## design/flow/design.v

```verilog
module subtractor_16bits(
    input [15:0] a,
    input [15:0] b,
    input bin,
    output [15:0] diff,
    output bout
);
    assign {bout, diff} = a - b - bin;
endmodule
module adder_16bits(
    input [15:0] a,
    input [15:0] b,
    input cin,
    output [15:0] sum,
    output cout
);
    assign {cout, sum} = a + b + cin;
endmodule
module multiplier_16bits(
    input [15:0] a,
    input [15:0] b,
    output [31:0] product
);
    assign product = a * b;
endmodule
module divider_16bits(
    input [15:0] dividend,
    input [15:0] divisor,
    output [15:0] quotient,
    output [15:0] remainder
);
    assign quotient = dividend / divisor;
    assign remainder = dividend % divisor;
endmodule
module dff_16bit (
    input      [15:0] d,
    input             clk,
    input             rstn,
    input             en,
    output reg [15:0] q
);
    always @(posedge clk) begin
        if (!rstn)
            q <= 16'b0;
        else if (en)
            q <= d;
    end
endmodule
module unified_computing_system (
    input      [15:0] d_a,           
    input      [15:0] d_b,           
    input      [1:0]  op_code,       
    input             clk,
    input             rstn,
    input             en_a,           
    input             en_b,           
    input             en_result,      
    input             cin,            
    input             bin,            
    output reg [31:0] result,         
    output reg [15:0] remainder,      
    output reg        cout,           
    output reg        bout,           
    output reg        overflow_flag,  
    output reg        error_flag      
);
    wire [15:0] q_a;            
    wire [15:0] q_b;            
    wire [15:0] sum_result;
    wire        sum_cout;
    wire [15:0] diff_result;
    wire        diff_bout;
    wire [31:0] product_result;
    wire [15:0] quotient_result;
    wire [15:0] remainder_result;
    reg [31:0] temp_result;
    reg [15:0] temp_remainder;
    reg        temp_cout;
    reg        temp_bout;
    reg        temp_overflow;
    reg        temp_error;
    dff_16bit register_a_inst (
        .d   (d_a),
        .clk (clk),
        .rstn(rstn),
        .en  (en_a),
        .q   (q_a)
    );
    dff_16bit register_b_inst (
        .d   (d_b),
        .clk (clk),
        .rstn(rstn),
        .en  (en_b),
        .q   (q_b)
    );
    adder_16bits adder_inst (
        .a   (q_a),
        .b   (q_b),
        .cin (cin),
        .sum (sum_result),
        .cout(sum_cout)
    );
    subtractor_16bits subtractor_inst (
        .a    (q_a),
        .b    (q_b),
        .bin  (bin),
        .diff (diff_result),
        .bout (diff_bout)
    );
    multiplier_16bits multiplier_inst (
        .a      (q_a),
        .b      (q_b),
        .product(product_result)
    );
    divider_16bits divider_inst (
        .dividend (q_a),
        .divisor  (q_b),
        .quotient (quotient_result),
        .remainder(remainder_result)
    );
    always @(*) begin
        temp_result = 32'b0;
        temp_remainder = 16'b0;
        temp_cout = 1'b0;
        temp_bout = 1'b0;
        temp_overflow = 1'b0;
        temp_error = 1'b0;
        case(op_code)
            2'b00: begin  
                temp_result = {16'b0, sum_result};
                temp_cout = sum_cout;
                if ((q_a[15] == q_b[15]) && (sum_result[15] != q_a[15])) begin
                    temp_overflow = 1'b1;
                end
            end
            2'b01: begin  
                temp_result = {16'b0, diff_result};
                temp_bout = diff_bout;
                if ((q_a[15] != q_b[15]) && (diff_result[15] != q_a[15])) begin
                    temp_overflow = 1'b1;
                end
            end
            2'b10: begin  
                temp_result = product_result;
                if (product_result[31:16] != 16'b0 && 
                    product_result[31:16] != 16'hFFFF) begin
                    temp_overflow = 1'b1;
                end
            end
            2'b11: begin  
                if (q_b == 16'b0) begin  
                    temp_result = 32'b0;
                    temp_error = 1'b1;
                end else begin
                    temp_result = {16'b0, quotient_result};  
                    temp_remainder = remainder_result;
                end
            end
            default: begin
            end
        endcase
    end
    always @(posedge clk) begin
        if (!rstn) begin
            result <= 32'b0;
            remainder <= 16'b0;
            cout <= 1'b0;
            bout <= 1'b0;
            overflow_flag <= 1'b0;
            error_flag <= 1'b0;
        end
        else if (en_result) begin
            result <= temp_result;
            remainder <= temp_remainder;
            cout <= temp_cout;
            bout <= temp_bout;
            overflow_flag <= temp_overflow;
            error_flag <= temp_error;
        end
    end
endmodule
```

## design/flow/run.sh

```bash
#!/bin/bash
# the make line also repeats each setting of config.mk as NAME=value (left out here)
make -C /OpenROAD-flow-scripts/flow DESIGN_CONFIG=/design/flow/config.mk WORK_HOME=/design/flow/orfs CLKGATE_MAP_FILE= finish
```

## design/flow/config.mk

```make
export PLATFORM = sky130hd
export DESIGN_NAME = unified_computing_system
export DESIGN_NICKNAME = unified_computing_system
export VERILOG_FILES = /design/flow/design.v
export SDC_FILE = /design/flow/constraint.sdc
export NUM_CORES = 4
export LEC_CHECK = 0
export CAP_MARGIN = 20
export CORE_MARGIN = 2
export CORE_UTILIZATION = 72
export PLACE_DENSITY_LB_ADDON = 0.01
export SETUP_SLACK_MARGIN = 3.28
export SLEW_MARGIN = 20
export TNS_END_PERCENT = 5
```

## design/flow/constraint.sdc

```tcl
create_clock -name core_clock -period 26.5 [get_ports {clk}]
set_input_delay 5.3000 -clock core_clock [delete_from_list [all_inputs] [get_ports {clk}]]
set_output_delay 5.3000 -clock core_clock [all_outputs]
set_load 0.01 [all_outputs]
```

==> results of run 1 <==
timing repair:
| item | in CTS |
|---|---|
| hold endpoints to repair | 0 |
| pin swaps | 124 |
| resized | 157 |
| buffers inserted | 164 |
| cloned | 1 |
| setup endpoints to repair | 18 |
routing by layer:
layer	global-route usage, %	overflow
met5	56.5	3
met4	78.9	40
met3	70.5	6
met2	93.6	49
met1	82.1	8
stage by stage:
step | util, % | worst slack [ns] | TNS [ns]
detailed placement | 80.3 | -0.755 | -11.60
global placement | 80.3 | 0.0380 | 0
CTS | 88.9 | 1.70 | 0
floorplan | - | 1.35 | 0
==> reports/qor.csv, run 1 <==
stage;metric;value;unit
outcome;status;stopped before the end;
outcome;Fail Step;global routing;
outcome;Log Error;[ERROR GRT-0232] Routing congestion too high. Check the congestion heatmap in the GUI.;
logic_synthesis;Dominant combinational family;adder cells;
logic_synthesis;most common cell in the netlist;inv_1;
logic_synthesis;Top area cell types;fa_1, ha_1, dfxtp_1;
logic_synthesis;synthesized area;20300;sq um
logic_synthesis;Adder Share, Synth;37.5;%
logic_synthesis;mux share;3.32;%
logic_synthesis;aoi share;19.4;%
logic_synthesis;post-synthesis sequential area ratio;8.28;%
logic_synthesis;Commonest flop;dfxtp_1;
die;die height;172;microns
die;num rows;61;
placement;DP Area;22300;sq um
placement;input/output buffers;92;
placement;RePlAce Congestion;1.05;
die;Die Wd;172;microns
logic_synthesis;synth unique cells;83;
die;chip footprint;29600;sq um
logic_synthesis;Post-synth EDFFs;0;
logic_synthesis;Top cell area share;19.6;%
logic_synthesis;Nets at Floorplan;3099;
clock_tree;Hold Buf Count CTS;0;
placement;placed cell count;3026;
die;Initial Util;73.1;%
logic_synthesis;asr flop ratio synth;0;%
logic_synthesis;commonest cells in the synthesized netlist;inv_1, ha_1, nand2_1;
logic_synthesis;Basic Gates by Area;18.5;%
clock_tree;H-tree depth;3;
clock_tree;TritonCTS buffer count;9;
clock_tree;clk buf depth;2;
logic_synthesis;Synth Instances;2569;
logic_synthesis;Yosys top cell by area;fa_1;
global_route;Tot GR Track Use;81.7;%
logic_synthesis;YS warnings;2;
logic_synthesis;post-synthesis xor/xnor area fraction;5.09;%
global_route;total grt overflow;106;
logic_synthesis;Yosys reg bits;84;
die;core area;27800;sq um
placement;hpwl dp;56.2;mm
logic_synthesis;yosys cell count;2569;
logic_synthesis;syn avg cell area;7.90;sq um
logic_synthesis;yosys stat chip area;20300;sq um
die;Top Ports;93;
clock_tree;CTS Root Cell;clkbuf_16;
clock_tree;# clock sinks;84;
==> inputs of run 2 (changes only) <==
- ABC_AREA: not set -> 1
- CORE_UTILIZATION: 72 -> 62
- CTS_CLUSTER_DIAMETER: not set -> 229
- CTS_CLUSTER_SIZE: not set -> 97
- PLACE_DENSITY_LB_ADDON: 0.01 -> not set
- SETUP_SLACK_MARGIN: 3.28 -> not set
- TNS_END_PERCENT: 5 -> not set
- clock period: 26.5 -> 15.6 ns (I/O delays scaled with it)
==> run 2 against run 1 <==
Net effect:
- the flow again stops in global routing
- synthesized cell count increased by 20%
- die area increased by 22%
- synthesized area grew 5.2%
==> reports/qor.csv, run 2 <==
stage;metric;value;unit
clock_tree;CTS Root Cell;clkbuf_16;
outcome;Fail Step;global routing;
logic_synthesis;yosys stat chip area;21400;sq um
clock_tree;TritonCTS buffer count;9;
logic_synthesis;Basic Gates by Area;26.3;%
logic_synthesis;Dominant combinational family;adder cells;
logic_synthesis;synthesized area;21400;sq um
logic_synthesis;asr flop ratio synth;0;%
die;Initial Util;63.4;%
logic_synthesis;Yosys reg bits;84;
logic_synthesis;yosys cell count;3094;
die;core area;33700;sq um
global_route;Tot GR Track Use;88.1;%
clock_tree;# clock sinks;84;
clock_tree;H-tree depth;3;
placement;hpwl dp;60.7;mm
logic_synthesis;aoi share;12.6;%
die;Top Ports;93;
logic_synthesis;Commonest flop;dfxtp_1;
logic_synthesis;Top area cell types;fa_1, ha_1, nand2_1;
logic_synthesis;syn avg cell area;6.90;sq um
placement;RePlAce Congestion;1.01;
clock_tree;clk buf depth;2;
die;num rows;67;
logic_synthesis;commonest cells in the synthesized netlist;nand2_1, inv_1, ha_1;
logic_synthesis;Nets at Floorplan;3624;
outcome;status;stopped before the end;
die;die height;190;microns
logic_synthesis;synth unique cells;68;
logic_synthesis;post-synthesis xor/xnor area fraction;3.44;%
logic_synthesis;mux share;0;%
logic_synthesis;Yosys top cell by area;fa_1;
logic_synthesis;Post-synth EDFFs;0;
outcome;Log Error;[ERROR GRT-0232] Routing congestion too high. Check the congestion heatmap in the GUI.;
global_route;total grt overflow;574;
die;chip footprint;36000;sq um
logic_synthesis;Synth Instances;3094;
logic_synthesis;YS warnings;2;
die;Die Wd;190;microns
logic_synthesis;Adder Share, Synth;35.6;%
logic_synthesis;most common cell in the netlist;nand2_1;
logic_synthesis;post-synthesis sequential area ratio;7.87;%
placement;input/output buffers;92;
logic_synthesis;Top cell area share;18.7;%
[run 2: through the flow]
stage,util [%],std cells,setup slack [ns],area (sq um)
after floorplan,-,3094,-6.97,22000
after global placement,79.7,4055,-7.05,26900
after detailed placement,79.7,4055,-8.37,26900
after CTS,87.6,4284,-7.64,29500
[run 2: what timing repair did]
item,in CTS
endpoints found under the setup margin,22
cloned,5
resized,158
hold buffers,0
pin swaps,175
setup buffers,208
[run 2: layer usage]
layer | overflow | GRT usage (%)
met2 | 341 | 102
met4 | 203 | 94.2
met3 | 10 | 76.5
met1 | 18 | 85.0
met5 | 2 | 49.7
==> inputs of run 3 (changes only) <==
- ABC_AREA: 1 -> not set
- CELL_PAD_IN_SITES_GLOBAL_PLACEMENT: not set -> 0
- CORE_UTILIZATION: 62 -> 72
- CTS_CLUSTER_DIAMETER: 229 -> not set
- CTS_CLUSTER_SIZE: 97 -> not set
- GPL_ROUTABILITY_DRIVEN: not set -> 0
- PLACE_DENSITY_LB_ADDON: not set -> 0.2
- SETUP_SLACK_MARGIN: not set -> 3.57
- TNS_END_PERCENT: not set -> 95
- clock period: 15.6 -> 25.2 ns (I/O delays scaled with it)
==> run 3 against run 2 <==
Net effect:
- the flow again stops in global routing
- synthesized area shrank 5.0%
- die area shrank 18%
- synthesized cell count shrank 17%
==> reports/qor.csv, run 3 <==
stage;metric;value;unit
outcome;status;stopped before the end;
outcome;Fail Step;global routing;
outcome;Log Error;[ERROR GRT-0116] Global routing finished with congestion. Check the congestion regions in the DRC Viewer.;
logic_synthesis;Yosys reg bits;84;
global_route;Tot GR Track Use;72.5;%
logic_synthesis;most common cell in the netlist;inv_1;
logic_synthesis;Yosys top cell by area;fa_1;
clock_tree;clk buf depth;2;
clock_tree;H-tree depth;3;
logic_synthesis;Post-synth EDFFs;0;
logic_synthesis;post-synthesis xor/xnor area fraction;5.09;%
placement;hpwl dp;54.7;mm
logic_synthesis;yosys cell count;2569;
die;Top Ports;93;
die;num rows;61;
die;Die Wd;172;microns
logic_synthesis;yosys stat chip area;20300;sq um
logic_synthesis;aoi share;19.4;%
die;chip footprint;29600;sq um
logic_synthesis;syn avg cell area;7.90;sq um
clock_tree;TritonCTS buffer count;9;
logic_synthesis;mux share;3.32;%
clock_tree;# clock sinks;84;
die;die height;172;microns
logic_synthesis;Nets at Floorplan;3099;
placement;input/output buffers;92;
logic_synthesis;Basic Gates by Area;18.5;%
clock_tree;Hold Buf Count CTS;0;
logic_synthesis;synth unique cells;83;
die;core area;27800;sq um
die;Initial Util;73.1;%
logic_synthesis;Adder Share, Synth;37.5;%
logic_synthesis;YS warnings;2;
logic_synthesis;synthesized area;20300;sq um
logic_synthesis;asr flop ratio synth;0;%
logic_synthesis;Synth Instances;2569;
global_route;total grt overflow;4;
clock_tree;CTS Root Cell;clkbuf_16;
logic_synthesis;Dominant combinational family;adder cells;
logic_synthesis;Top cell area share;19.6;%
logic_synthesis;Commonest flop;dfxtp_1;
logic_synthesis;commonest cells in the synthesized netlist;inv_1, ha_1, nand2_1;
logic_synthesis;post-synthesis sequential area ratio;8.28;%
logic_synthesis;Top area cell types;fa_1, ha_1, dfxtp_1;
==> run 3: timing repair <==
| item | in CTS |
|---|---|
| buffers inserted | 141 |
| pin swaps | 115 |
| gates cloned | 1 |
| endpoints found under the setup margin | 19 |
| resized | 168 |
| endpoints found under the hold margin | 0 |
==> run 3: layer usage <==
layer / global-route usage [%] / overflow
met1: 74.2 / 2
met2: 86.5 / 1
met3: 61.8 / 0
met4: 63.2 / 1
met5: 37.4 / 0
==> run 3: stage by stage <==
step	hold slack (ns)	instance area [sq um]	cells	setup slack, ns
after floorplan	0.473	20800	2569	0.0713
after detailed placement	0.452	22600	3056	-1.09
after CTS	0.472	24800	3214	0.722
after global placement	0.444	22600	3055	0.0244
==> inputs of run 4 (changes only) <==
- CAP_MARGIN: 20 -> 25
- CELL_PAD_IN_SITES_GLOBAL_PLACEMENT: 0 -> 3
- CORE_UTILIZATION: 72 -> 48
- GPL_ROUTABILITY_DRIVEN: 0 -> not set
- GPL_TIMING_DRIVEN: not set -> 1
- MIN_ROUTING_LAYER: not set -> met2
- PLACE_DENSITY: not set -> 0.59
- PLACE_DENSITY_LB_ADDON: 0.2 -> not set
- SETUP_SLACK_MARGIN: 3.57 -> 5.0
- SLEW_MARGIN: 20 -> 30
- TNS_END_PERCENT: 95 -> not set
- clock period: 25.2 -> 38.1 ns (I/O delays scaled with it)
==> run 4 against run 3 <==
Net effect:
- the run fails in global placement without I/O
- synthesized area unchanged
- synthesized cell count did not move
- die area is 49% higher
==> reports/qor.csv, run 4 <==
stage;metric;value;unit
outcome;status;stopped before the end;
outcome;Fail Step;global placement without I/O;
outcome;Log Error;[ERROR GPL-0301] Utilization 103.083 % exceeds 100%.;
die;num rows;75;
logic_synthesis;Commonest flop;dfxtp_1;
die;chip footprint;43900;sq um
logic_synthesis;syn avg cell area;7.90;sq um
logic_synthesis;Synth Instances;2569;
logic_synthesis;Nets at Floorplan;3099;
logic_synthesis;commonest cells in the synthesized netlist;inv_1, ha_1, nand2_1;
logic_synthesis;asr flop ratio synth;0;%
logic_synthesis;aoi share;19.4;%
logic_synthesis;Yosys top cell by area;fa_1;
logic_synthesis;Dominant combinational family;adder cells;
logic_synthesis;Top cell area share;19.6;%
logic_synthesis;mux share;3.32;%
die;Die Wd;210;microns
logic_synthesis;most common cell in the netlist;inv_1;
logic_synthesis;synth unique cells;83;
logic_synthesis;yosys cell count;2569;
logic_synthesis;post-synthesis xor/xnor area fraction;5.09;%
logic_synthesis;Basic Gates by Area;18.5;%
die;Initial Util;48.5;%
logic_synthesis;Post-synth EDFFs;0;
logic_synthesis;yosys stat chip area;20300;sq um
logic_synthesis;post-synthesis sequential area ratio;8.28;%
logic_synthesis;YS warnings;2;
logic_synthesis;synthesized area;20300;sq um
logic_synthesis;Top area cell types;fa_1, ha_1, dfxtp_1;
logic_synthesis;Yosys reg bits;84;
die;core area;41900;sq um
die;die height;210;microns
logic_synthesis;Adder Share, Synth;37.5;%
==> inputs of run 5 (changes only) <==
- CAP_MARGIN: 25 -> 20
- CELL_PAD_IN_SITES_GLOBAL_PLACEMENT: 3 -> 0
- CORE_UTILIZATION: 48 -> 66
- GPL_ROUTABILITY_DRIVEN: not set -> 0
- GPL_TIMING_DRIVEN: 1 -> not set
- HOLD_SLACK_MARGIN: not set -> -0.09
- MIN_ROUTING_LAYER: met2 -> not set
- PLACE_DENSITY: 0.59 -> not set
- SETUP_SLACK_MARGIN: 5.0 -> 3.71
- SLEW_MARGIN: 30 -> 20
- clock period: 38.1 -> 22.8 ns (I/O delays scaled with it)
==> run 5 against run 4 <==
Net effect:
- the flow stops in global routing
- synthesized area stayed put
- synthesized cell count did not move
- die area decreased by 27%
==> reports/qor.csv, run 5 <==
stage;metric;value;unit
outcome;status;stopped before the end;
outcome;Fail Step;global routing;
outcome;Log Error;[ERROR GRT-0232] Routing congestion too high. Check the congestion heatmap in the GUI.;
placement;DP Area;25200;sq um
global_route;Tot GR Track Use;72.7;%
logic_synthesis;most common cell in the netlist;inv_1;
logic_synthesis;post-synthesis sequential area ratio;8.28;%
clock_tree;# clock sinks;84;
die;num rows;64;
logic_synthesis;asr flop ratio synth;0;%
clock_tree;TritonCTS buffer count;9;
logic_synthesis;Commonest flop;dfxtp_1;
clock_tree;H-tree depth;3;
logic_synthesis;Dominant combinational family;adder cells;
die;Initial Util;66.7;%
logic_synthesis;aoi share;19.4;%
placement;hpwl dp;56.9;mm
placement;input/output buffers;92;
logic_synthesis;synth unique cells;83;
logic_synthesis;Yosys reg bits;84;
logic_synthesis;Synth Instances;2569;
logic_synthesis;yosys stat chip area;20300;sq um
die;Top Ports;93;
logic_synthesis;commonest cells in the synthesized netlist;inv_1, ha_1, nand2_1;
clock_tree;clk buf depth;2;
logic_synthesis;Top cell area share;19.6;%
die;Die Wd;179;microns
logic_synthesis;Top area cell types;fa_1, ha_1, dfxtp_1;
clock_tree;CTS Root Cell;clkbuf_16;
logic_synthesis;Basic Gates by Area;18.5;%
global_route;total grt overflow;3;
logic_synthesis;Nets at Floorplan;3099;
logic_synthesis;Yosys top cell by area;fa_1;
logic_synthesis;post-synthesis xor/xnor area fraction;5.09;%
logic_synthesis;YS warnings;2;
die;core area;30400;sq um
logic_synthesis;Adder Share, Synth;37.5;%
logic_synthesis;syn avg cell area;7.90;sq um
logic_synthesis;synthesized area;20300;sq um
logic_synthesis;yosys cell count;2569;
logic_synthesis;mux share;3.32;%
die;chip footprint;32200;sq um
die;die height;179;microns
logic_synthesis;Post-synth EDFFs;0;
## run 5: layer usage
| metal | GRT overflow | track usage (%) |
|---|---|---|
| met3 | 0 | 61.6 |
| met2 | 2 | 87.2 |
| met4 | 1 | 61.1 |
| met1 | 0 | 74.8 |
| met5 | 0 | 41.4 |
## run 5: what timing repair did
item,in CTS
hold buffers,0
hold endpoints to repair,0
cloned,2
setup buffers,87
pin swaps,121
endpoints found under the setup margin,20
resized,141
## run 5: through the flow
| step | utilization, % | std cells | setup WS, ns |
|---|---|---|---|
| floorplan | - | 2569 | -2.33 |
| global placement | 82.8 | 3419 | -1.45 |
| detailed placement | 82.8 | 3419 | -2.58 |
| CTS | 88.2 | 3524 | -1.64 |
==> inputs of run 6 (changes only) <==
- CELL_PAD_IN_SITES_GLOBAL_PLACEMENT: 0 -> not set
- CORE_UTILIZATION: 66 -> 64
- GPL_ROUTABILITY_DRIVEN: 0 -> not set
- HOLD_SLACK_MARGIN: -0.09 -> not set
- PLACE_DENSITY_LB_ADDON: not set -> 0.07
- SETUP_SLACK_MARGIN: 3.71 -> 4.72
- TNS_END_PERCENT: not set -> 5
- clock period: 22.8 -> 15.9 ns (I/O delays scaled with it)
==> run 6 against run 5 <==
Net effect:
- the layout now fails its checks (setup timing)
- die area up 3.1%
- synthesized area unchanged
- synthesized cell count unchanged
==> reports/qor.csv, run 6 <==
stage;metric;value;unit
setup_path;Stages on worst setup path;129;
route;residual DRC count;0;
sta;final-report hold violation count;0;
clock_tree;CTS tree;built;
setup_path;most used cell, CP;o21a_1;
logic_synthesis;Yosys top cell by area;fa_1;
logic_synthesis;Top area cell types;fa_1, ha_1, dfxtp_1;
global_route;initial antenna violation count;2;
worst_hold_path;hold depth;2;
route;Final Routed Wirelength;81.4;mm
global_route;vias in the first global route;23800;
clock_tree;worst skew pair latency;0.37;ns
clock_tree;CTS Root Cell;clkbuf_16;
logic_synthesis;YS warnings;2;
die;Initial Util;64.7;%
placement;input/output buffers;92;
logic_synthesis;syn avg cell area;7.90;sq um
logic_synthesis;aoi share;19.4;%
setup_path;WP data arrival;25.41;ns
worst_hold_path;Hold Path Origin;remainder[1]$_SDFFE_PN0P_;
sta;setup ws final;-9.27;ns
setup_path;crit path capture type;flop;
placement;RePlAce Congestion;1.00;
logic_synthesis;Adder Share, Synth;37.5;%
outcome;status;failed layout checks;
setup_path;r2r setup slk;-9.27;ns
logic_synthesis;post-synthesis sequential area ratio;8.28;%
die;num rows;65;
global_route;first-pass GRT wire length;126;mm
sta;worst slew pin tran;1.03;ns
route;drt wl/cell;22.9;microns
logic_synthesis;synth unique cells;83;
finish;Post-Layout Inst Area;26900;sq um
worst_hold_path;HP Class;flop to flop;
route;Detail Route Antenna Nets;0;
sta;Final setup viols;21;
setup_path;WP buf/inv;17;
route;1st-iter DRT viols;2653;
clock_tree;Clock Pin Slew Worst Setup and Hold Paths;0.08;ns
global_route;pin count of the biggest net entering global routing;69;
clock_tree;# clock sinks;84;
logic_synthesis;yosys cell count;2569;
setup_path;Crit Reg-Reg Endpoint;remainder[1]$_SDFFE_PN0P_;
logic_synthesis;asr flop ratio synth;0;%
setup_path;Worst Setup Path Type;flop to flop;
logic_synthesis;Commonest flop;dfxtp_1;
setup_path;reg2reg start;register_b_inst.q[13]$_SDFFE_PN0P_;
setup_path;CP Max Fanout;11;
outcome;violated checks;setup timing;
die;Die Wd;182;microns
setup_path;Crit-path slowest cell;or4_4;
placement;DP Area;25400;sq um
global_route;total grt overflow;0;
worst_hold_path;Hold Path End;remainder[1]$_SDFFE_PN0P_;
clock_tree;H-tree depth;3;
sta;RSZ-0062 raised after global routing;true;
logic_synthesis;post-synthesis xor/xnor area fraction;5.09;%
logic_synthesis;most common cell in the netlist;inv_1;
sta;fin. max-slew vios;0;
finish;nets;3676;
logic_synthesis;synthesized area;20300;sq um
die;chip footprint;33200;sq um
sta;clk_skew;0.0140;ns
setup_path;Critical Path Source;register_b_inst.q[13]$_SDFFE_PN0P_;
setup_path;Worst Setup Start Kind;flop;
job;max-cap viol count;0;
setup_path;crit path DRT;16.14;ns
sta;setup TNS;-173.38;ns
sta;final critical-path share of the clock period;158;%
logic_synthesis;commonest cells in the synthesized netlist;inv_1, ha_1, nand2_1;
placement;hpwl dp;60.3;mm
global_route;Tot GR Track Use;49.4;%
clock_tree;TritonCTS buffer count;9;
setup_path;delay-heaviest family, CP;AND-OR/OR-AND gates;
setup_path;largest stage delay on the critical path;0.50;ns
logic_synthesis;Post-synth EDFFs;0;
placement;Setup WS pre-CTS;-9.69;ns
setup_path;reg2reg path depth;129;
job;tool warnings;49;
sta;FMAX;0.0397;GHz
logic_synthesis;mux share;3.32;%
die;die height;182;microns
clock_tree;clk buf depth;2;
logic_synthesis;Synth Instances;2569;
logic_synthesis;Top cell area share;19.6;%
logic_synthesis;yosys stat chip area;20300;sq um
logic_synthesis;Nets at Floorplan;3099;
finish;# fillers;1842;
clock_tree;Hold Buf Count CTS;0;
sta;Worst slew margin;30.9;%
route;vias per cell;6.38;
route;routed via count;22700;
sta;minimum clock period;25.17;ns
sta;final hold slack;0.467;ns
logic_synthesis;Dominant combinational family;adder cells;
finish;Area Growth Syn to Fin;32.3;%
logic_synthesis;Yosys reg bits;84;
logic_synthesis;Basic Gates by Area;18.5;%
setup_path;Worst Setup EP;remainder[1]$_SDFFE_PN0P_;
route;Pre-antenna DRT Iters;6;
die;Top Ports;93;
die;core area;31400;sq um
-- run 6: metrics by stage --
| stage | instances | util (%) |
|---|---|---|
| 6_report | 3554 | 85.6 |
| 3_5_place_dp | 3456 | 80.8 |
| 4_1_cts | 3541 | 84.8 |
| 5_1_grt | 3553 | 85.5 |
| 2_1_floorplan | 2569 | - |
| 3_3_place_gp | 3456 | 80.8 |
-- run 6: repair_timing --
action | 4_1_cts | 5_1_grt
cloned | 1 | 0
gates resized | 99 | 33
pin swaps | 94 | 31
endpoints found under the setup margin | 25 | 25
buffers inserted | 68 | 12
-- run 6: final cells by class --
class	instances	area (sq um)	share of cell area, %
multi-input combinational	2061	17900	66.6
timing repair buffer	663	5240	19.5
sequential	84	1680	6.27
inverter	327	1230	4.58
tap	402	503	1.87
clock buffer	9	225	0.839
clock inverter	7	76.3	0.284
antenna	1	2.50	0.00932
-- run 6: routing by layer --
metal	track usage (%)	wire [microns]	up-vias
met2	78.8	35600	1591
met1	57.2	27900	10600
met5	0	13	-
met4	35.5	7280	2
met3	13.8	10600	565
li1	-	-	9925
==> inputs of run 7 (changes only) <==
- CORE_UTILIZATION: 64 -> 72
- PLACE_DENSITY_LB_ADDON: 0.07 -> 0.01
- SETUP_SLACK_MARGIN: 4.72 -> not set
- clock period: 15.9 -> 25.7 ns (I/O delays scaled with it)
==> run 7 against run 6 <==
Net effect:
- still fails the layout checks on setup timing
- clock skew down 0.00075 ns
- synthesized area unchanged
- via count down 0.98%
- first-iteration DRC count up 33%
- non-clock buffer count down 328
- fmax down 7.1%
- critical path depth down 5
- register-to-register slack better by 7.9 ns
==> reports/qor.csv, run 7 <==
stage;metric;value;unit
outcome;status;failed layout checks;
outcome;violated checks;setup timing;
sta;setup TNS;-21.93;ns
clock_tree;H-tree depth;3;
route;vias per cell;7.01;
die;Top Ports;93;
logic_synthesis;Yosys reg bits;84;
global_route;Tot GR Track Use;48.2;%
route;DR WL met2;32.4;mm
setup_path;crit path capture type;flop;
logic_synthesis;yosys stat chip area;20300;sq um
sta;final hold slack;0.485;ns
logic_synthesis;aoi share;19.4;%
setup_path;Critical Path Source;register_b_inst.q[14]$_SDFFE_PN0P_;
job;tool warnings;47;
setup_path;Worst Setup EP;result[0]$_SDFFE_PN0P_;
setup_path;Stages on worst setup path;124;
logic_synthesis;Top area cell types;fa_1, ha_1, dfxtp_1;
logic_synthesis;synth unique cells;83;
die;Die Wd;172;microns
clock_tree;CTS Root Cell;clkbuf_16;
sta;FMAX;0.0369;GHz
sta;clk_skew;0.0132;ns
route;routed via count;22400;
logic_synthesis;Adder Share, Synth;37.5;%
clock_tree;CTS tree;built;
clock_tree;Hold Buf Count CTS;0;
finish;nets;3348;
setup_path;WP data arrival;27.41;ns
placement;input/output buffers;92;
clock_tree;Clock Pin Slew Worst Setup and Hold Paths;0.08;ns
sta;RSZ-0062 raised after global routing;true;
route;Detail Route Antenna Nets;0;
global_route;vias in the first global route;20700;
sta;worst slew pin tran;1.15;ns
worst_hold_path;Hold Path End;result[2]$_SDFFE_PN0P_;
logic_synthesis;post-synthesis sequential area ratio;8.28;%
setup_path;delay-heaviest family, CP;AND-OR/OR-AND gates;
die;chip footprint;29600;sq um
finish;Reg area;1680;sq um
clock_tree;worst skew pair latency;0.37;ns
global_route;total grt overflow;0;
global_route;initial antenna violation count;3;
global_route;first-pass GRT wire length;109;mm
setup_path;Crit-path slowest cell;or4_4;
clock_tree;# clock sinks;84;
logic_synthesis;Top cell area share;19.6;%
logic_synthesis;asr flop ratio synth;0;%
setup_path;reg2reg path depth;124;
sta;fin. max-slew vios;0;
die;core area;27800;sq um
logic_synthesis;Yosys top cell by area;fa_1;
setup_path;reg2reg start;register_b_inst.q[14]$_SDFFE_PN0P_;
clock_tree;TritonCTS buffer count;9;
logic_synthesis;commonest cells in the synthesized netlist;inv_1, ha_1, nand2_1;
route;drt wl/cell;24.7;microns
sta;final-report hold violation count;0;
placement;Setup WS pre-CTS;-0.956;ns
finish;Area Growth Syn to Fin;22.1;%
route;1st-iter DRT viols;3535;
route;met3 routed WL;12.7;mm
logic_synthesis;yosys cell count;2569;
logic_synthesis;Commonest flop;dfxtp_1;
route;residual DRC count;0;
logic_synthesis;most common cell in the netlist;inv_1;
setup_path;crit path DRT;26.01;ns
worst_hold_path;Hold Path Origin;result[2]$_SDFFE_PN0P_;
route;wl on met1;26.6;mm
die;Initial Util;73.1;%
setup_path;WP buf/inv;11;
logic_synthesis;post-synthesis xor/xnor area fraction;5.09;%
logic_synthesis;Post-synth EDFFs;0;
setup_path;Crit Reg-Reg Endpoint;result[0]$_SDFFE_PN0P_;
route;Pre-antenna DRT Iters;10;
placement;hpwl dp;53.9;mm
setup_path;CP Max Fanout;6;
logic_synthesis;Nets at Floorplan;3099;
logic_synthesis;Dominant combinational family;adder cells;
die;die height;172;microns
sta;final critical-path share of the clock period;105;%
sta;Final setup viols;17;
sta;minimum clock period;27.10;ns
sta;Worst slew margin;22.4;%
logic_synthesis;syn avg cell area;7.90;sq um
global_route;pin count of the biggest net entering global routing;68;
clock_tree;clk buf depth;2;
logic_synthesis;synthesized area;20300;sq um
logic_synthesis;Basic Gates by Area;18.5;%
setup_path;Worst Setup Path Type;flop to flop;
worst_hold_path;HP Class;flop to flop;
die;num rows;61;
setup_path;largest stage delay on the critical path;0.57;ns
setup_path;Worst Setup Start Kind;flop;
finish;MI comb area;18200;sq um
placement;RePlAce Congestion;1.09;
worst_hold_path;hold depth;2;
logic_synthesis;YS warnings;2;
route;top layer in use;met5;
logic_synthesis;mux share;3.32;%
finish;# fillers;1432;
sta;setup ws final;-1.40;ns
route;Final Routed Wirelength;79.1;mm
setup_path;most used cell, CP;o21a_1;
setup_path;r2r setup slk;-1.40;ns
logic_synthesis;Synth Instances;2569;
job;max-cap viol count;0;
-- run 7: per-layer routing --
metal / vias up / track usage [%]
met2: 2047 / 71.1
met4: 6 / 29.5
met3: 771 / 15.0
met5: - / 0
met1: 10400 / 61.9
li1: 9262 / -
-- run 7: area by class of cell --
cell class                 count  area share, %
inverter                     327           4.98
multi-input combinational   2061           73.6
timing repair buffer         335           11.3
clock inverter                 6          0.384
clock buffer                  10          0.965
sequential                    84           6.79
antenna                        1         0.0101
tap                          378           1.91
-- run 7: per-stage QoR --
| step | utilization (%) | instance area [sq um] | std cells |
|---|---|---|---|
| global route | 89.2 | 24800 | 3201 |
| CTS | 83.2 | 23100 | 3117 |
| finish | 89.2 | 24800 | 3202 |
| detailed placement | 81.0 | 22500 | 3081 |
| global placement | 81.0 | 22500 | 3081 |
| floorplan | - | 20500 | 2569 |
-- run 7: timing repair --
action,in CTS,in global routing
setup endpoints to repair,17,17
resized,38,196
pin swaps,20,128
setup buffers,20,82
cloned,0,3
==> inputs of run 8 (changes only) <==
- ABC_AREA: not set -> 1
- CAP_MARGIN: 20 -> 0
- CELL_PAD_IN_SITES_GLOBAL_PLACEMENT: not set -> 3
- CORE_UTILIZATION: 72 -> 60
- GPL_ROUTABILITY_DRIVEN: not set -> 0
- GPL_TIMING_DRIVEN: not set -> 0
- HOLD_SLACK_MARGIN: not set -> 0.02
- PLACE_DENSITY: not set -> 0.54
- PLACE_DENSITY_LB_ADDON: 0.01 -> not set
- SETUP_SLACK_MARGIN: not set -> 5.0
- SLEW_MARGIN: 20 -> 5
- TNS_END_PERCENT: 5 -> 95
- clock period: 25.7 -> 26.0 ns (I/O delays scaled with it)
==> run 8 against run 7 <==
Net effect:
- die area rose by 26%
- the flow now stops in global placement without I/O
- synthesized cell count rose by 20%
- synthesized area rose by 5.2%
==> reports/qor.csv, run 8 <==
stage;metric;value;unit
outcome;status;stopped before the end;
outcome;Fail Step;global placement without I/O;
outcome;Log Error;[ERROR GPL-0301] Utilization 140.279 % exceeds 100%.;
logic_synthesis;Yosys top cell by area;fa_1;
die;num rows;69;
logic_synthesis;Commonest flop;dfxtp_1;
logic_synthesis;YS warnings;2;
logic_synthesis;syn avg cell area;6.90;sq um
logic_synthesis;mux share;0;%
die;Die Wd;193;microns
logic_synthesis;Yosys reg bits;84;
logic_synthesis;post-synthesis xor/xnor area fraction;3.44;%
logic_synthesis;Synth Instances;3094;
logic_synthesis;most common cell in the netlist;nand2_1;
die;die height;193;microns
logic_synthesis;Top cell area share;18.7;%
logic_synthesis;Basic Gates by Area;26.3;%
logic_synthesis;yosys cell count;3094;
logic_synthesis;post-synthesis sequential area ratio;7.87;%
logic_synthesis;synthesized area;21400;sq um
die;chip footprint;37100;sq um
logic_synthesis;Top area cell types;fa_1, ha_1, nand2_1;
logic_synthesis;yosys stat chip area;21400;sq um
logic_synthesis;synth unique cells;68;
die;core area;35300;sq um
logic_synthesis;commonest cells in the synthesized netlist;nand2_1, inv_1, ha_1;
logic_synthesis;Post-synth EDFFs;0;
die;Initial Util;60.5;%
logic_synthesis;Adder Share, Synth;35.6;%
logic_synthesis;asr flop ratio synth;0;%
logic_synthesis;aoi share;12.6;%
logic_synthesis;Nets at Floorplan;3624;
logic_synthesis;Dominant combinational family;adder cells;
==> inputs of run 9 (changes only) <==
- CAP_MARGIN: 0 -> 20
- CELL_PAD_IN_SITES_GLOBAL_PLACEMENT: 3 -> 0
- CORE_UTILIZATION: 60 -> 65
- GPL_TIMING_DRIVEN: 0 -> not set
- HOLD_SLACK_MARGIN: 0.02 -> not set
- PLACE_DENSITY: 0.54 -> not set
- PLACE_DENSITY_LB_ADDON: not set -> 0.04
- SLEW_MARGIN: 5 -> 20
- TNS_END_PERCENT: 95 -> 5
- clock period: 26.0 -> 17.3 ns (I/O delays scaled with it)
==> run 9 against run 8 <==
Net effect:
- the layout now fails its checks (setup timing)
- synthesized cell count did not move
- synthesized area unchanged
- die area decreased by 7.5%
==> reports/qor.csv, run 9 <==
stage;metric;value;unit
outcome;status;failed layout checks;
outcome;violated checks;setup timing;
setup_path;WP data arrival;25.94;ns
finish;Post-Layout Inst Area;28300;sq um
worst_hold_path;Hold Path End;result[9]$_SDFFE_PN0P_;
sta;worst slew pin tran;1.25;ns
sta;minimum clock period;25.71;ns
die;core area;32500;sq um
worst_hold_path;HP Class;flop to flop;
sta;setup TNS;-151.84;ns
logic_synthesis;Top area cell types;fa_1, ha_1, nand2_1;
clock_tree;# clock sinks;84;
finish;nets;4224;
logic_synthesis;Synth Instances;3094;
route;Detail Route Antenna Nets;0;
logic_synthesis;Basic Gates by Area;26.3;%
clock_tree;clk buf depth;2;
setup_path;crit path DRT;17.53;ns
route;Final Routed Wirelength;88.8;mm
global_route;first-pass GRT wire length;125;mm
setup_path;r2r setup slk;-8.41;ns
setup_path;Stages on worst setup path;209;
logic_synthesis;YS warnings;2;
die;Initial Util;65.8;%
clock_tree;CTS tree;built;
logic_synthesis;synth unique cells;68;
setup_path;Critical Path Source;register_b_inst.q[0]$_SDFFE_PN0P_;
logic_synthesis;yosys cell count;3094;
clock_tree;TritonCTS buffer count;9;
placement;DP Area;26400;sq um
logic_synthesis;Top cell area share;18.7;%
sta;RSZ-0062 raised after global routing;true;
logic_synthesis;Yosys top cell by area;fa_1;
route;drt wl/cell;21.4;microns
die;die height;185;microns
logic_synthesis;synthesized area;21400;sq um
worst_hold_path;Hold Path Origin;result[9]$_SDFFE_PN0P_;
sta;FMAX;0.0389;GHz
logic_synthesis;aoi share;12.6;%
setup_path;crit path capture type;flop;
sta;final-report hold violation count;0;
setup_path;Worst Setup Path Type;flop to flop;
setup_path;reg2reg start;register_b_inst.q[0]$_SDFFE_PN0P_;
clock_tree;CTS Root Cell;clkbuf_16;
job;max-cap viol count;0;
logic_synthesis;Nets at Floorplan;3624;
logic_synthesis;Yosys reg bits;84;
global_route;Tot GR Track Use;46.8;%
placement;Setup WS pre-CTS;-6.75;ns
clock_tree;Hold Buf Count CTS;0;
placement;input/output buffers;92;
logic_synthesis;post-synthesis sequential area ratio;7.87;%
setup_path;delay-heaviest family, CP;simple AND/OR/NAND/NOR gates;
die;Die Wd;185;microns
die;num rows;66;
logic_synthesis;commonest cells in the synthesized netlist;nand2_1, inv_1, ha_1;
logic_synthesis;Post-synth EDFFs;0;
logic_synthesis;most common cell in the netlist;nand2_1;
finish;Area Growth Syn to Fin;32.6;%
route;routed via count;25900;
logic_synthesis;syn avg cell area;6.90;sq um
logic_synthesis;Commonest flop;dfxtp_1;
logic_synthesis;yosys stat chip area;21400;sq um
route;Pre-antenna DRT Iters;16;
setup_path;Worst Setup Start Kind;flop;
route;1st-iter DRT viols;3211;
job;tool warnings;51;
route;vias per cell;6.24;
setup_path;largest stage delay on the critical path;0.37;ns
sta;fin. max-slew vios;0;
sta;Worst slew margin;16.0;%
setup_path;WP buf/inv;22;
logic_synthesis;post-synthesis xor/xnor area fraction;3.44;%
sta;setup ws final;-8.41;ns
sta;clk_skew;0.0178;ns
setup_path;CP Max Fanout;8;
global_route;vias in the first global route;25300;
setup_path;Worst Setup EP;remainder[15]$_SDFFE_PN0P_;
logic_synthesis;Dominant combinational family;adder cells;
global_route;pin count of the biggest net entering global routing;54;
logic_synthesis;mux share;0;%
sta;final critical-path share of the clock period;149;%
worst_hold_path;hold depth;2;
die;chip footprint;34300;sq um
route;residual DRC count;0;
setup_path;most used cell, CP;nand2_2;
clock_tree;Clock Pin Slew Worst Setup and Hold Paths;0.07;ns
logic_synthesis;asr flop ratio synth;0;%
setup_path;Crit Reg-Reg Endpoint;remainder[15]$_SDFFE_PN0P_;
global_route;total grt overflow;0;
logic_synthesis;Adder Share, Synth;35.6;%
setup_path;Crit-path slowest cell;o41ai_2;
placement;hpwl dp;58.6;mm
global_route;initial antenna violation count;6;
clock_tree;worst skew pair latency;0.36;ns
die;Top Ports;93;
clock_tree;H-tree depth;3;
setup_path;reg2reg path depth;209;
sta;Final setup viols;21;
run 9: final cells by class:
class                      instances  area (sq um)
sequential                        84          1690
timing repair inverter             3          21.3
fill                            1708          4130
clock inverter                     4          73.8
inverter                         638          2440
antenna                            2          5.00
tap                              442           553
clock buffer                      11           243
multi-input combinational       2254         17700
timing repair buffer             704          5560
run 9: stage by stage:
stage | utilization [%] | hold slack [ns] | std cells
finish | 87.3 | 0.467 | 4142
CTS | 84.4 | 0.467 | 4095
global placement | 81.5 | 0.454 | 4035
global route | 87.3 | 0.487 | 4140
floorplan | - | 0.490 | 3094
detailed placement | 81.5 | 0.458 | 4035
run 9: what timing repair did:
action                     4_1_cts  5_1_grt
gates cloned                     2        1
setup endpoints to repair       23       24
resized                         68      147
buffers inserted                43       44
pin swaps                       51      110
run 9: per-layer routing:
metal	share of wire [%]	GRT usage (%)	vias to the layer above
met5	0.13	2.37	-
met4	12	40.6	10
met3	13	17.1	987
met2	44	76.4	2176
met1	31	47.2	11800
li1	-	-	10900
==> inputs of run 10 (changes only) <==
- ABC_AREA: 1 -> 0
- CORE_UTILIZATION: 65 -> 72
- clock period: 17.3 -> 17.1 ns (I/O delays scaled with it)
==> run 10 against run 9 <==
Net effect:
- the run now fails in global routing
- synthesized area fell by 5.0%
- die area decreased by 14%
- synthesized cell count shrank 17%
==> reports/qor.csv, run 10 <==
stage;metric;value;unit
outcome;status;stopped before the end;
outcome;Fail Step;global routing;
outcome;Log Error;[ERROR GRT-0116] Global routing finished with congestion. Check the congestion regions in the DRC Viewer.;
die;chip footprint;29600;sq um
die;die height;172;microns
logic_synthesis;most common cell in the netlist;inv_1;
die;Top Ports;93;
die;Die Wd;172;microns
logic_synthesis;post-synthesis sequential area ratio;8.28;%
placement;input/output buffers;92;
logic_synthesis;YS warnings;2;
logic_synthesis;post-synthesis xor/xnor area fraction;5.09;%
logic_synthesis;Adder Share, Synth;37.5;%
logic_synthesis;Dominant combinational family;adder cells;
logic_synthesis;Yosys top cell by area;fa_1;
logic_synthesis;yosys cell count;2569;
logic_synthesis;Top cell area share;19.6;%
logic_synthesis;Commonest flop;dfxtp_1;
die;core area;27800;sq um
logic_synthesis;aoi share;19.4;%
logic_synthesis;synth unique cells;83;
logic_synthesis;Nets at Floorplan;3099;
global_route;total grt overflow;1439;
clock_tree;# clock sinks;84;
die;Initial Util;73.1;%
logic_synthesis;Post-synth EDFFs;0;
clock_tree;H-tree depth;3;
clock_tree;clk buf depth;2;
logic_synthesis;Synth Instances;2569;
logic_synthesis;Yosys reg bits;84;
logic_synthesis;Top area cell types;fa_1, ha_1, dfxtp_1;
logic_synthesis;commonest cells in the synthesized netlist;inv_1, ha_1, nand2_1;
logic_synthesis;yosys stat chip area;20300;sq um
placement;placed cell count;3412;
die;num rows;61;
placement;hpwl dp;63.9;mm
logic_synthesis;asr flop ratio synth;0;%
logic_synthesis;synthesized area;20300;sq um
global_route;Tot GR Track Use;95.8;%
logic_synthesis;mux share;3.32;%
logic_synthesis;syn avg cell area;7.90;sq um
logic_synthesis;Basic Gates by Area;18.5;%
clock_tree;TritonCTS buffer count;9;
clock_tree;CTS Root Cell;clkbuf_16;
run 10: repair_timing:
action	4_1_cts
setup endpoints to repair	24
setup buffers	84
pin swaps	104
gates resized	145
endpoints found under the hold margin	0
gates cloned	0
hold buffers	0
run 10: per-layer routing:
| layer | overflow | GRT usage (%) |
|---|---|---|
| met2 | 929 | 114 |
| met1 | 69 | 88.4 |
| met3 | 81 | 82.1 |
| met4 | 354 | 104 |
| met5 | 6 | 64.2 |
run 10: through the flow:
stage	hold slack [ns]	setup TNS, ns	area [sq um]	utilization [%]	worst slack, ns
floorplan	0.484	-148.09	20800	-	-8.05
global placement	0.440	-133.52	25200	90.7	-7.31
detailed placement	0.478	-167.55	25200	90.7	-9.10
CTS	0.499	-143.22	26900	96.7	-7.89
==> inputs of run 11 (changes only) <==
- ABC_AREA: 0 -> not set
- CELL_PAD_IN_SITES_GLOBAL_PLACEMENT: 0 -> not set
- CORE_UTILIZATION: 72 -> 40
- GPL_ROUTABILITY_DRIVEN: 0 -> not set
- PLACE_DENSITY_LB_ADDON: 0.04 -> not set
- SETUP_SLACK_MARGIN: 5.0 -> 2.24
- TNS_END_PERCENT: 5 -> not set
- clock period: 17.1 -> 25.9 ns (I/O delays scaled with it)
==> run 11 against run 10 <==
Net effect:
- now clean on timing, DRC and antenna
- die area increased by 78%
- synthesized cell count is the same
- synthesized area unchanged
==> reports/qor.csv, run 11 <==
stage;metric;value;unit
route;Pre-antenna DRT Iters;5;
logic_synthesis;Post-synth EDFFs;0;
logic_synthesis;yosys stat chip area;20300;sq um
route;Final Routed Wirelength;78.0;mm
setup_path;Stages on worst setup path;128;
finish;nets;3425;
sta;Final setup viols;0;
sta;clk_skew;0.0134;ns
logic_synthesis;yosys cell count;2569;
worst_hold_path;hold depth;2;
setup_path;reg2reg path depth;128;
clock_tree;worst skew pair latency;0.38;ns
logic_synthesis;asr flop ratio synth;0;%
placement;hpwl dp;58.2;mm
route;routed via count;20400;
sta;Worst slew margin;36.1;%
setup_path;most used cell, CP;o21a_1;
placement;DP Area;23000;sq um
route;residual DRC count;0;
logic_synthesis;post-synthesis xor/xnor area fraction;5.09;%
clock_tree;CTS tree;built;
route;drt wl/cell;21.8;microns
clock_tree;Clock Pin Slew Worst Setup and Hold Paths;0.08;ns
setup_path;Worst Setup EP;remainder[5]$_SDFFE_PN0P_;
logic_synthesis;Yosys top cell by area;fa_1;
finish;Area Growth Syn to Fin;28.8;%
placement;input/output buffers;92;
setup_path;reg2reg start;register_b_inst.q[14]$_SDFFE_PN0P_;
sta;final critical-path share of the clock period;98.0;%
die;Top Ports;93;
clock_tree;clk buf depth;2;
logic_synthesis;YS warnings;2;
clock_tree;Hold Buf Count CTS;0;
route;1st-iter DRT viols;1378;
die;die height;229;microns
logic_synthesis;Basic Gates by Area;18.5;%
setup_path;Critical Path Source;register_b_inst.q[14]$_SDFFE_PN0P_;
worst_hold_path;Hold Path Origin;remainder[15]$_SDFFE_PN0P_;
worst_hold_path;Hold Path End;remainder[15]$_SDFFE_PN0P_;
sta;minimum clock period;25.38;ns
logic_synthesis;commonest cells in the synthesized netlist;inv_1, ha_1, nand2_1;
die;core area;50200;sq um
sta;RSZ-0062 raised after global routing;true;
logic_synthesis;Synth Instances;2569;
logic_synthesis;mux share;3.32;%
sta;worst slew pin tran;0.957;ns
global_route;pin count of the biggest net entering global routing;69;
worst_hold_path;HP Class;flop to flop;
setup_path;WP buf/inv;14;
global_route;Tot GR Track Use;29.5;%
die;num rows;82;
sta;final hold slack;0.464;ns
sta;final-report hold violation count;0;
global_route;initial antenna violation count;2;
route;Detail Route Antenna Nets;0;
clock_tree;TritonCTS buffer count;9;
job;tool warnings;49;
logic_synthesis;most common cell in the netlist;inv_1;
setup_path;Worst Setup Path Type;flop to flop;
logic_synthesis;Top area cell types;fa_1, ha_1, dfxtp_1;
setup_path;crit path DRT;26.18;ns
logic_synthesis;Nets at Floorplan;3099;
logic_synthesis;Adder Share, Synth;37.5;%
job;max-cap viol count;0;
route;vias per cell;5.72;
clock_tree;H-tree depth;3;
setup_path;r2r setup slk;0.52;ns
setup_path;largest stage delay on the critical path;0.57;ns
setup_path;Worst Setup Start Kind;flop;
setup_path;crit path capture type;flop;
outcome;status;complete, no violations;
finish;Post-Layout Inst Area;26100;sq um
clock_tree;# clock sinks;84;
setup_path;CP Max Fanout;8;
global_route;total grt overflow;0;
logic_synthesis;synthesized area;20300;sq um
setup_path;Crit Reg-Reg Endpoint;remainder[5]$_SDFFE_PN0P_;
logic_synthesis;syn avg cell area;7.90;sq um
logic_synthesis;Top cell area share;19.6;%
die;Die Wd;229;microns
die;Initial Util;40.5;%
logic_synthesis;Commonest flop;dfxtp_1;
global_route;first-pass GRT wire length;120;mm
die;chip footprint;52600;sq um
global_route;vias in the first global route;20700;
sta;FMAX;0.0394;GHz
setup_path;WP data arrival;25.65;ns
clock_tree;CTS Root Cell;clkbuf_16;
logic_synthesis;Yosys reg bits;84;
logic_synthesis;synth unique cells;83;
finish;# fillers;4683;
placement;RePlAce Congestion;0.955;
sta;fin. max-slew vios;0;
setup_path;Crit-path slowest cell;or4_4;
logic_synthesis;aoi share;19.4;%
route;Antenna Cells;0;
logic_synthesis;post-synthesis sequential area ratio;8.28;%
setup_path;delay-heaviest family, CP;AND-OR/OR-AND gates;
logic_synthesis;Dominant combinational family;adder cells;
==> run 11: cell type report <==
class	instances	area, sq um	share of cell area (%)
Sequential cell	84	1680	6.44
Tap cell	672	841	3.22
Clock buffer	12	256	0.981
Inverter	327	1230	4.71
Multi-Input combinational cell	2062	18600	71.2
Clock inverter	4	80.1	0.306
Timing Repair Buffer	411	3430	13.1
==> run 11: metal layers <==
layer	vias to the layer above	global-route usage (%)	share of wire, %	wire length (microns)
li1	9414	-	-	-
met1	10100	38.4	43	33400
met2	712	48.9	47	36300
met3	170	5.34	6.9	5360
met4	2	10.7	3.7	2900
met5	-	0	0.017	13
==> run 11: through the flow <==
step	TNS, ns	cells	utilization (%)	setup slack (ns)
finish	0	3572	52.1	0.522
global route	-7.58	3572	52.1	-0.538
CTS	0	3519	50.2	1.04
detailed placement	-7.92	3361	45.9	-0.594
global placement	-0.0966	3361	45.9	-0.0303
floorplan	0	2569	-	0.771
==> run 11: repair_timing <==
action,CTS,global route
pin swaps,115,103
setup buffers,138,53
setup endpoints to repair,18,18
cloned,4,0
endpoints found under the hold margin,0,0
gates resized,150,112
==> inputs of run 12 (changes only) <==
- ABC_AREA: not set -> 1
- CELL_PAD_IN_SITES_GLOBAL_PLACEMENT: not set -> 0
- CORE_UTILIZATION: 40 -> 72
- CTS_CLUSTER_DIAMETER: not set -> 224
- CTS_CLUSTER_SIZE: not set -> 72
- GPL_ROUTABILITY_DRIVEN: not set -> 0
- PLACE_DENSITY_LB_ADDON: not set -> 0.04
- SETUP_SLACK_MARGIN: 2.24 -> not set
- TNS_END_PERCENT: not set -> 5
- clock period: 25.9 -> 23.9 ns (I/O delays scaled with it)
==> run 12 against run 11 <==
Net effect:
- now fails the layout checks on setup timing
- critical path depth rose by 99
- utilization increased by 34 points
- non-clock buffer count is 107 lower
- cell area fell by 3.4%
- register-to-register slack lost 3.0 ns
- fmax decreased by 3.7%
- global-route usage is 16 points higher
- clock skew rose by 0.030 ns
- count of clock-buffer cells in the layout is 2 lower
- setup slack got worse by 3.0 ns
- first-iteration DRC count grew 140%
- largest cell class unchanged
- highest routed layer is now met4
==> reports/qor.csv, run 12 <==
stage;metric;value;unit
route;drt wl/cell;22.2;microns
sta;FMAX;0.0380;GHz
route;1st-iter DRT viols;3326;
logic_synthesis;Basic Gates by Area;26.3;%
logic_synthesis;yosys cell count;3094;
finish;non-filler instance count after layout;3689;
clock_tree;TritonCTS buffer count;9;
global_route;total grt overflow;0;
logic_synthesis;aoi share;12.6;%
route;Pre-antenna DRT Iters;12;
sta;Worst slew margin;19.6;%
route;routed via count;23900;
placement;Setup WS pre-CTS;-1.23;ns
clock_tree;worst skew pair latency;0.40;ns
logic_synthesis;Nets at Floorplan;3624;
outcome;status;failed layout checks;
clock_tree;clk buf depth;2;
worst_hold_path;Hold Path Origin;result[18]$_SDFFE_PN0P_;
placement;input/output buffers;92;
route;Final Routed Wirelength;81.7;mm
finish;Post-Layout Inst Area;25300;sq um
logic_synthesis;mux share;0;%
sta;worst slew pin tran;1.20;ns
logic_synthesis;Synth Instances;3094;
logic_synthesis;Dominant combinational family;adder cells;
setup_path;CP Max Fanout;7;
job;tool warnings;48;
setup_path;Worst Setup EP;remainder[15]$_SDFFE_PN0P_;
global_route;first-pass GRT wire length;112;mm
logic_synthesis;post-synthesis sequential area ratio;7.87;%
die;chip footprint;31100;sq um
logic_synthesis;Yosys top cell by area;fa_1;
clock_tree;# clock sinks;84;
sta;Final setup viols;18;
logic_synthesis;Post-synth EDFFs;0;
clock_tree;CTS Root Cell;clkbuf_16;
placement;DP Area;23000;sq um
setup_path;Worst Setup Path Type;flop to flop;
setup_path;r2r setup slk;-2.44;ns
die;Die Wd;176;microns
worst_hold_path;Hold Path End;result[18]$_SDFFE_PN0P_;
setup_path;most used cell, CP;nand2_2;
global_route;vias in the first global route;22900;
logic_synthesis;Top area cell types;fa_1, ha_1, nand2_1;
clock_tree;H-tree depth;3;
setup_path;WP data arrival;26.57;ns
setup_path;Critical Path Source;register_b_inst.q[0]$_SDFFE_PN0P_;
sta;final critical-path share of the clock period;110;%
logic_synthesis;Adder Share, Synth;35.6;%
logic_synthesis;Yosys reg bits;84;
logic_synthesis;commonest cells in the synthesized netlist;nand2_1, inv_1, ha_1;
finish;nets;3824;
placement;hpwl dp;52.2;mm
sta;clk_skew;0.0437;ns
job;max-cap viol count;0;
outcome;violated checks;setup timing;
setup_path;Worst Setup Start Kind;flop;
placement;placed cell count;3577;
global_route;Tot GR Track Use;45.8;%
sta;setup ws final;-2.44;ns
finish;Area Growth Syn to Fin;18.3;%
logic_synthesis;yosys stat chip area;21400;sq um
setup_path;Crit-path slowest cell;ha_1;
logic_synthesis;YS warnings;2;
route;Detail Route Antenna Nets;0;
setup_path;reg2reg path depth;227;
setup_path;crit path capture type;flop;
logic_synthesis;post-synthesis xor/xnor area fraction;3.44;%
global_route;initial antenna violation count;2;
sta;RSZ-0062 raised after global routing;true;
logic_synthesis;synth unique cells;68;
route;vias per cell;6.49;
die;core area;29400;sq um
setup_path;WP buf/inv;26;
clock_tree;Clock Pin Slew Worst Setup and Hold Paths;0.07;ns
logic_synthesis;asr flop ratio synth;0;%
logic_synthesis;synthesized area;21400;sq um
die;Initial Util;72.6;%
setup_path;Stages on worst setup path;227;
die;Top Ports;93;
sta;fin. max-slew vios;0;
worst_hold_path;hold depth;2;
setup_path;crit path DRT;24.13;ns
logic_synthesis;Top cell area share;18.7;%
worst_hold_path;HP Class;flop to flop;
setup_path;largest stage delay on the critical path;0.40;ns
route;Antenna Cells;0;
sta;minimum clock period;26.34;ns
global_route;pin count of the biggest net entering global routing;54;
sta;final-report hold violation count;0;
sta;setup TNS;-37.83;ns
setup_path;Crit Reg-Reg Endpoint;remainder[15]$_SDFFE_PN0P_;
finish;# fillers;1680;
setup_path;reg2reg start;register_b_inst.q[0]$_SDFFE_PN0P_;
setup_path;delay-heaviest family, CP;simple AND/OR/NAND/NOR gates;
logic_synthesis;most common cell in the netlist;nand2_1;
die;num rows;63;
route;residual DRC count;0;
die;die height;176;microns
clock_tree;CTS tree;built;
logic_synthesis;Commonest flop;dfxtp_1;
logic_synthesis;syn avg cell area;6.90;sq um
## run 12: cell type report
cell class	instances	area (sq um)	area share (%)
repair inverters	3	22.5	0.0892
well taps	390	488	1.93
inverters	638	2430	9.62
flip-flops and latches	84	1680	6.66
clock buffers	10	229	0.906
repair buffers	304	2550	10.1
clock inverters	6	63.8	0.253
multi-input cells	2254	17800	70.4
## run 12: per-layer routing
layer	part of all wire, %	vias up	global-route usage [%]
met1	32	10800	50.6
met5	0	-	0
li1	-	10100	-
met2	43	2093	76.3
met3	13	945	9.43
met4	12	0	37.6
## run 12: timing repair
action                     in CTS  in global routing
gates cloned                    2                  1
setup buffers                  38                 56
setup endpoints to repair      17                 18
pin swaps                      45                117
resized                        83                183
hold buffers                    0                  0
## run 12: metrics by stage
step	hold slack, ns	util (%)
detailed placement	0.456	78.4
global route	0.485	85.9
finish	0.465	85.9
floorplan	0.490	-
CTS	0.466	81.7
global placement	0.454	78.4
==> inputs of run 13 (changes only) <==
- CELL_PAD_IN_SITES_GLOBAL_PLACEMENT: 0 -> 1
- CORE_ASPECT_RATIO: not set -> 0.5
- CORE_UTILIZATION: 72 -> 25
- CTS_CLUSTER_DIAMETER: 224 -> 367
- CTS_CLUSTER_SIZE: 72 -> 100
- PLACE_DENSITY: not set -> 0.81
- PLACE_DENSITY_LB_ADDON: 0.04 -> not set
- SLEW_MARGIN: 20 -> 0
- clock period: 23.9 -> 45.5 ns (I/O delays scaled with it)
==> run 13 against run 12 <==
Net effect:
- now clean on timing, DRC and antenna
- critical path depth is 2 lower
- synthesized cell count unchanged
- count of clock-buffer cells in the layout down 1
- sequential share of layout area increased by 0.45 points
- global-route usage fell by 30 points
- largest cell class unchanged
- highest routed layer unchanged
==> reports/qor.csv, run 13 <==
stage;metric;value;unit
logic_synthesis;post-synthesis sequential area ratio;7.87;%
job;max-cap viol count;0;
global_route;pin count of the biggest net entering global routing;45;
sta;minimum clock period;29.97;ns
logic_synthesis;commonest cells in the synthesized netlist;nand2_1, inv_1, ha_1;
logic_synthesis;asr flop ratio synth;0;%
logic_synthesis;synth unique cells;68;
logic_synthesis;Yosys top cell by area;fa_1;
sta;final hold slack;0.469;ns
route;Pre-antenna DRT Iters;8;
clock_tree;H-tree depth;3;
logic_synthesis;most common cell in the netlist;nand2_1;
worst_hold_path;HP Class;flop to flop;
worst_hold_path;Hold Path Origin;result[1]$_SDFFE_PN0P_;
setup_path;Worst Setup Path Type;flop to flop;
placement;hpwl dp;54.6;mm
logic_synthesis;Yosys reg bits;84;
die;num rows;75;
sta;final-report hold violation count;0;
sta;RSZ-0062 raised after global routing;false;
logic_synthesis;Commonest flop;dfxtp_1;
clock_tree;Hold Buf Count CTS;0;
setup_path;Worst Setup Start Kind;flop;
route;Final Routed Wirelength;67.4;mm
worst_hold_path;Hold Path End;result[1]$_SDFFE_PN0P_;
outcome;status;complete, no violations;
sta;clk_skew;0.0132;ns
route;routed via count;19900;
logic_synthesis;Synth Instances;3094;
setup_path;most used cell, CP;nand2_1;
logic_synthesis;Nets at Floorplan;3624;
die;chip footprint;87900;sq um
logic_synthesis;synthesized area;21400;sq um
route;Antenna Cells;0;
die;core area;84200;sq um
setup_path;reg2reg path depth;225;
setup_path;WP data arrival;30.22;ns
setup_path;WP buf/inv;24;
placement;input/output buffers;92;
logic_synthesis;Post-synth EDFFs;0;
logic_synthesis;Top area cell types;fa_1, ha_1, nand2_1;
clock_tree;CTS resizes;0;
setup_path;Worst Setup EP;remainder[9]$_SDFFE_PN0P_;
route;residual DRC count;0;
setup_path;CP Max Fanout;21;
clock_tree;CTS Root Cell;clkbuf_16;
finish;nets;3649;
logic_synthesis;Adder Share, Synth;35.6;%
setup_path;reg2reg start;register_b_inst.q[0]$_SDFFE_PN0P_;
logic_synthesis;post-synthesis xor/xnor area fraction;3.44;%
clock_tree;worst skew pair latency;0.38;ns
sta;worst slew pin tran;1.06;ns
route;Detail Route Antenna Nets;0;
setup_path;r2r setup slk;15.53;ns
setup_path;delay-heaviest family, CP;simple AND/OR/NAND/NOR gates;
die;Initial Util;25.4;%
setup_path;Crit-path slowest cell;dfxtp_1;
clock_tree;Clock Pin Slew Worst Setup and Hold Paths;0.08;ns
global_route;first-pass GRT wire length;108;mm
logic_synthesis;Basic Gates by Area;26.3;%
finish;# fillers;9094;
job;tool warnings;46;
clock_tree;CTS tree;built;
sta;setup TNS;0;ns
logic_synthesis;syn avg cell area;6.90;sq um
die;die height;211;microns
route;1st-iter DRT viols;1342;
sta;fin. max-slew vios;0;
placement;DP Area;23400;sq um
logic_synthesis;yosys cell count;3094;
die;Die Wd;417;microns
global_route;vias in the first global route;20100;
setup_path;crit path DRT;45.75;ns
global_route;total grt overflow;0;
global_route;Tot GR Track Use;15.4;%
logic_synthesis;Top cell area share;18.7;%
sta;final critical-path share of the clock period;65.9;%
sta;Final setup viols;0;
setup_path;largest stage delay on the critical path;1.03;ns
route;drt wl/cell;15.9;microns
worst_hold_path;hold depth;2;
logic_synthesis;aoi share;12.6;%
sta;FMAX;0.0334;GHz
setup_path;Crit Reg-Reg Endpoint;remainder[9]$_SDFFE_PN0P_;
die;Top Ports;93;
logic_synthesis;YS warnings;2;
clock_tree;# clock sinks;84;
logic_synthesis;yosys stat chip area;21400;sq um
logic_synthesis;Dominant combinational family;adder cells;
logic_synthesis;mux share;0;%
clock_tree;setup bufs post-CTS;0;
finish;Area Growth Syn to Fin;10.7;%
setup_path;Critical Path Source;register_b_inst.q[0]$_SDFFE_PN0P_;
route;vias per cell;4.70;
sta;Worst slew margin;29.3;%
setup_path;Stages on worst setup path;225;
global_route;initial antenna violation count;0;
clock_tree;TritonCTS buffer count;9;
finish;Post-Layout Inst Area;23700;sq um
clock_tree;clk buf depth;2;
setup_path;crit path capture type;flop;
[run 13: layout make-up]
cell class                      instances  area (sq um)  share of cell area, %
Clock buffer                            9           225                  0.952
Tap cell                             1116          1400                   5.90
Multi-Input combinational cell       2254         16700                   70.4
Clock inverter                          7          71.3                  0.302
Sequential cell                        84          1680                   7.11
Inverter                              638          2400                   10.2
Timing Repair Buffer                  132          1220                   5.16
[run 13: routing by layer]
metal / part of all wire, % / routed length, microns / GRT usage, %
met2: 49 / 32900 / 27.9
met1: 43 / 29100 / 19.1
met3: 4.5 / 3060 / 1.18
met4: 3.5 / 2390 / 5.65
met5: 0 / 0 / 0
[run 13: metrics by stage]
stage | cells | utilization (%) | setup slack (ns)
after CTS | 4240 | 28.1 | 15.76
after global placement | 4224 | 27.7 | 16.93
final | 4240 | 28.1 | 15.53
after detailed placement | 4224 | 27.7 | 15.84
after global routing | 4240 | 28.1 | 11.77
after floorplan | 3094 | - | 21.56
